job 8421:
## fix_audio_ns
module fix_audio_ns(
	output reg ack, 
	output reg overflow, 
	output reg [16-1:0] tx_data, 
	input [16-1:0] rx_data, 
	input [16+16+16+4-1:0] conf, 
	input req, 
	input enable, 
	input rstn, clk 
);
Size: roughly 7200 cells after synthesis, roughly 520 flip-flops, about 90 I/O pins, about 0.061 mm² of cells after synthesis.
export LEC_CHECK = 0
export ABC_AREA = 0
export CAP_MARGIN = 20
export CELL_PAD_IN_SITES_GLOBAL_PLACEMENT = 3
export CORE_ASPECT_RATIO = 1.82
export CORE_MARGIN = 8
export CORE_UTILIZATION = 19
export CTS_CLUSTER_SIZE = 71
export GPL_ROUTABILITY_DRIVEN = 0
export GPL_TIMING_DRIVEN = 0
export MAX_ROUTING_LAYER = met4
export MIN_ROUTING_LAYER = met2
export PLACE_DENSITY_LB_ADDON = 0.07
export SLEW_MARGIN = 15
export TNS_END_PERCENT = 15
create_clock -name core_clock -period 77.5 [get_ports {clk}]
run.sh (not shown) runs the stock make flow with config.mk's settings and CLKGATE_MAP_FILE=.
To summarise job 8421: no stage aborted, but the layout did not pass its checks, failing on negative setup slack.
#### Input delta (job 1353 over job 8421)
==> flow/config.mk <==
export PLATFORM = sky130hd
export DESIGN_NAME = fix_audio_ns
export DESIGN_NICKNAME = fix_audio_ns
export VERILOG_FILES = /design/flow/design.v
export SDC_FILE = /design/flow/constraint.sdc
export NUM_CORES = 4
export LEC_CHECK = 0
export CAP_MARGIN = 20
export CORE_MARGIN = 2
export CORE_UTILIZATION = 66
export CTS_CLUSTER_SIZE = 61
export MAX_ROUTING_LAYER = met4
export SLEW_MARGIN = 20
==> flow/constraint.sdc <==
create_clock -name core_clock -period 77.0 [get_ports {clk}]
set_input_delay 15.4000 -clock core_clock [delete_from_list [all_inputs] [get_ports {clk}]]
set_output_delay 15.4000 -clock core_clock [all_outputs]
set_load 0.01 [all_outputs]
Findings:
- Nothing crashed in job 1353 and all stages finished; the problem is that the final layout failed, the offending checks being negative setup slack.
- The run showing the greater number of diodes is job 8421.
- Job 1353 — non-clock buffer count about 23% lower, job 8421 as reference
- For wire length of the first global-routing pass, dividing the value from job 8421 by the value from job 1353 gives 1.4.
- On number of clock buffer instances in the layout: job 1353 sits below job 8421.
- Measured against each other, job 8421 and job 1353 differ in largest fanout on the critical path, the lower figure coming from job 8421.
- Sort job 8421 and job 1353 by net total in the final layout desc -> top: job 8421
Relative to job 1353, the following input files were edited for job 4556:
-- flow/config.mk --
<<< job 1353, line 8
export CAP_MARGIN = 20
export CORE_MARGIN = 2
export CORE_UTILIZATION = 66
export CTS_CLUSTER_SIZE = 61
export MAX_ROUTING_LAYER = met4
export SLEW_MARGIN = 20
>>> job 4556, line 8
export CAP_MARGIN = 20
export CORE_MARGIN = 2
export CORE_UTILIZATION = 72
export CTS_CLUSTER_DIAMETER = 231
export CTS_CLUSTER_SIZE = 61
export MAX_ROUTING_LAYER = met4
export SETUP_SLACK_MARGIN = 4.2
export SLEW_MARGIN = 20
## What came out
- Count of placed standard cells including taps | job 4556 below job 1353
- Looking at post-placement setup slack, job 4556 sits 160 ps above job 1353.
- Die size on job 4556 is ahead of job 1353.
- Job 4556 failed in 5_1_grt with GRT-0232.
Here is what was changed in the inputs of job 6171 compared with job 4556.
==> flow/config.mk <==
export PLATFORM = sky130hd
export DESIGN_NAME = fix_audio_ns
export DESIGN_NICKNAME = fix_audio_ns
export VERILOG_FILES = /design/flow/design.v
export SDC_FILE = /design/flow/constraint.sdc
export NUM_CORES = 4
export LEC_CHECK = 0
export CAP_MARGIN = 20
export CORE_MARGIN = 2
export CORE_UTILIZATION = 40
export SLEW_MARGIN = 20
==> flow/constraint.sdc <==
create_clock -name core_clock -period 86.2 [get_ports {clk}]
set_input_delay 17.2400 -clock core_clock [delete_from_list [all_inputs] [get_ports {clk}]]
set_output_delay 17.2400 -clock core_clock [all_outputs]
set_load 0.01 [all_outputs]
--- outcome ---
- Job 6171: full flow OK, the timing, DRC and antenna checks passed
- Taking job 6171 as 1.0, job 4556 lands at 0.914 on number of placed instances with taps included.
- Job 6171 -> job 4556: average instance area after synthesis delta 0, exact match
- Clock buffer count from CTS: job 6171 > job 4556
- Post-DP HPWL was higher in job 6171 than in job 4556.
- Parity-gate share of the synthesized area counting xor and xnor cells delta (job 4556 -> job 6171): insignificant
- Changes observed in job 6171 relative to job 4556: initial standard-cell utilization of the core shows a reduction of 32 points; synthesized area barely changed; number of buffers inserted by port buffering about even.

sierra:
Starting RTL as in the previous note.
Settings: LEC_CHECK=0, CAP_MARGIN=20, CORE_MARGIN=2, CORE_UTILIZATION=72, PLACE_DENSITY_LB_ADDON=0.24, SLEW_MARGIN=20; clock period 90.0 ns.
In summary, sierra completed successfully, with a layout that passed the timing, DRC and antenna checks.
Modified inputs, yarrow compared to sierra
- HOLD_SLACK_MARGIN: unset -> -0.07
- GPL_ROUTABILITY_DRIVEN: unset -> 1
- CAP_MARGIN: 20 -> 10
- PLACE_DENSITY_LB_ADDON: 0.24 -> 0.08
- CORE_ASPECT_RATIO: unset -> 1.96
- SLEW_MARGIN: 20 -> 5
- CORE_MARGIN: 2 -> 4
- MIN_ROUTING_LAYER: unset -> met1
- SETUP_SLACK_MARGIN: unset -> 5.0
- CTS_CLUSTER_DIAMETER: unset -> 24
- CORE_UTILIZATION: 72 -> 40
- CELL_PAD_IN_SITES_DETAIL_PLACEMENT: unset -> 1
- MAX_ROUTING_LAYER: unset -> met5
Compared yarrow vs sierra, and clock transition at the registers of the reported paths is down in yarrow. Core utilization, yarrow and sierra: higher on sierra. Minimum clock period after layout: yarrow vs sierra down 3.89 ns. The number of cells upsized or downsized after cts of yarrow exceeds that of sierra by 182. yarrow against sierra; count of buffers not belonging to the clock network in the layout is up by more than half. Of the two values seen for launching element of the worst setup path, u_fixu.u_fix_sdc_c[2] was produced by yarrow and u_fixu.u_fix_sdc_c[1] by sierra.
The following lists how cedar was set up differently from yarrow:
- CORE_ASPECT_RATIO: 1.96 -> unset
- CORE_MARGIN: 4 -> 2
- HOLD_SLACK_MARGIN: -0.07 -> unset
- CELL_PAD_IN_SITES_DETAIL_PLACEMENT: 1 -> unset
- SLEW_MARGIN: 5 -> 20
- PLACE_DENSITY_LB_ADDON: 0.08 -> unset
- MAX_ROUTING_LAYER: met5 -> unset
- CAP_MARGIN: 10 -> 20
- MIN_ROUTING_LAYER: met1 -> unset
- GPL_ROUTABILITY_DRIVEN: 1 -> unset
- SETUP_SLACK_MARGIN: 5.0 -> unset
- CTS_CLUSTER_SIZE: unset -> 35
- CTS_CLUSTER_DIAMETER: 24 -> unset
- CORE_UTILIZATION: 40 -> 71
- the clock period (ns, I/O delays scaled along): 90.0 -> 84.7
--- outcome ---
yarrow has a higher final area than cedar. Re share of async-settable or async-resettable flops after synthesis: no difference whatsoever between yarrow and cedar. Changes observed in cedar relative to yarrow: register-to-register slack now sits lower.
Setup changes, cedar to juniper
- CORE_UTILIZATION now 40, was 71
- GPL_TIMING_DRIVEN now 0, previously not set
- CTS_CLUSTER_SIZE no longer set, was 35
- SLEW_MARGIN now 25, was 20
- ABC_AREA now 1, previously not set
- the clock period (ns, I/O delays scaled along) now 90.0, was 84.7
Notes after the runs:
- | register-to-register slack | juniper vs cedar | 3.57 ns higher |
- Max final standard cell utilization of the core across juniper and cedar: cedar
- Relative to cedar, the number of non-clock buffers measured on juniper has decreased by more than 10%.
- juniper vs. cedar: layout filler cell count went up 190%; wire length went up 2.1%.
- When the final numbers for juniper and cedar were put side by side, the insertion delay to the later sink of the worst-skew pair turned out to be smaller in cedar.
- Post-cts resize count for juniper: about 200% up relative to cedar
- juniper has completed all stages; timing, DRC and antenna checks passed.
- cedar has completed all stages; timing, DRC and antenna checks passed.
- The run showing the smaller simple logic cell fraction of the synthesized area is cedar.
Changes in xenon relative to juniper:
- a deleted GPL_TIMING_DRIVEN that had been 0
- an added CTS_CLUSTER_DIAMETER of 275
- an added CTS_CLUSTER_SIZE of 96
- a change of CORE_UTILIZATION from 40 to 62
- a change of SLEW_MARGIN from 25 to 20
- a change of the clock period (ns, I/O delays scaled along) from 90.0 to 64.4
Notes after the runs:
xenon did not finish; the tool stopped in 5_1_grt with error GRT-0232.
In xenon relative to juniper, total cell area at the placement stage had gone up by more than 10%.
Per the comparison of xenon with juniper, total CTS buffers lost 47, height of the die went down by 19%.
xenon vs juniper: die size down in xenon
From xenon to juniper, cell count in the Yosys report did not move at all.
Row count of xenon falls short of that of juniper by more than 10%.
Re H-tree level count: xenon is 1 down on juniper.
Delta (xenon minus juniper): worst setup slack after placement +3.56 ns, number of placed instances, taps included +663.
Changes in tundra relative to xenon:
- CTS_CLUSTER_SIZE removed (was 96)
- CTS_CLUSTER_DIAMETER removed (was 275)
- ABC_AREA removed (was 1)
- CORE_UTILIZATION changed from 62 to 40
- the clock period (ns, I/O delays scaled along) changed from 64.4 to 90.0
--- outcome ---
From xenon to tundra, number of clock sinks did not move at all.
tundra finished end to end and its layout was clean on timing, DRC and antenna.
Measured against each other, xenon and tundra differ in cell row count, the lower figure coming from xenon.
Higher adder-cell share of the synthesized area was reported by tundra, not xenon.
The share of synthesized cell area in and, or, nand and nor gates in tundra sits 9.2 points below the value recorded for xenon.
The chip area estimate from yosys synthesis in tundra was lower than what xenon gave.
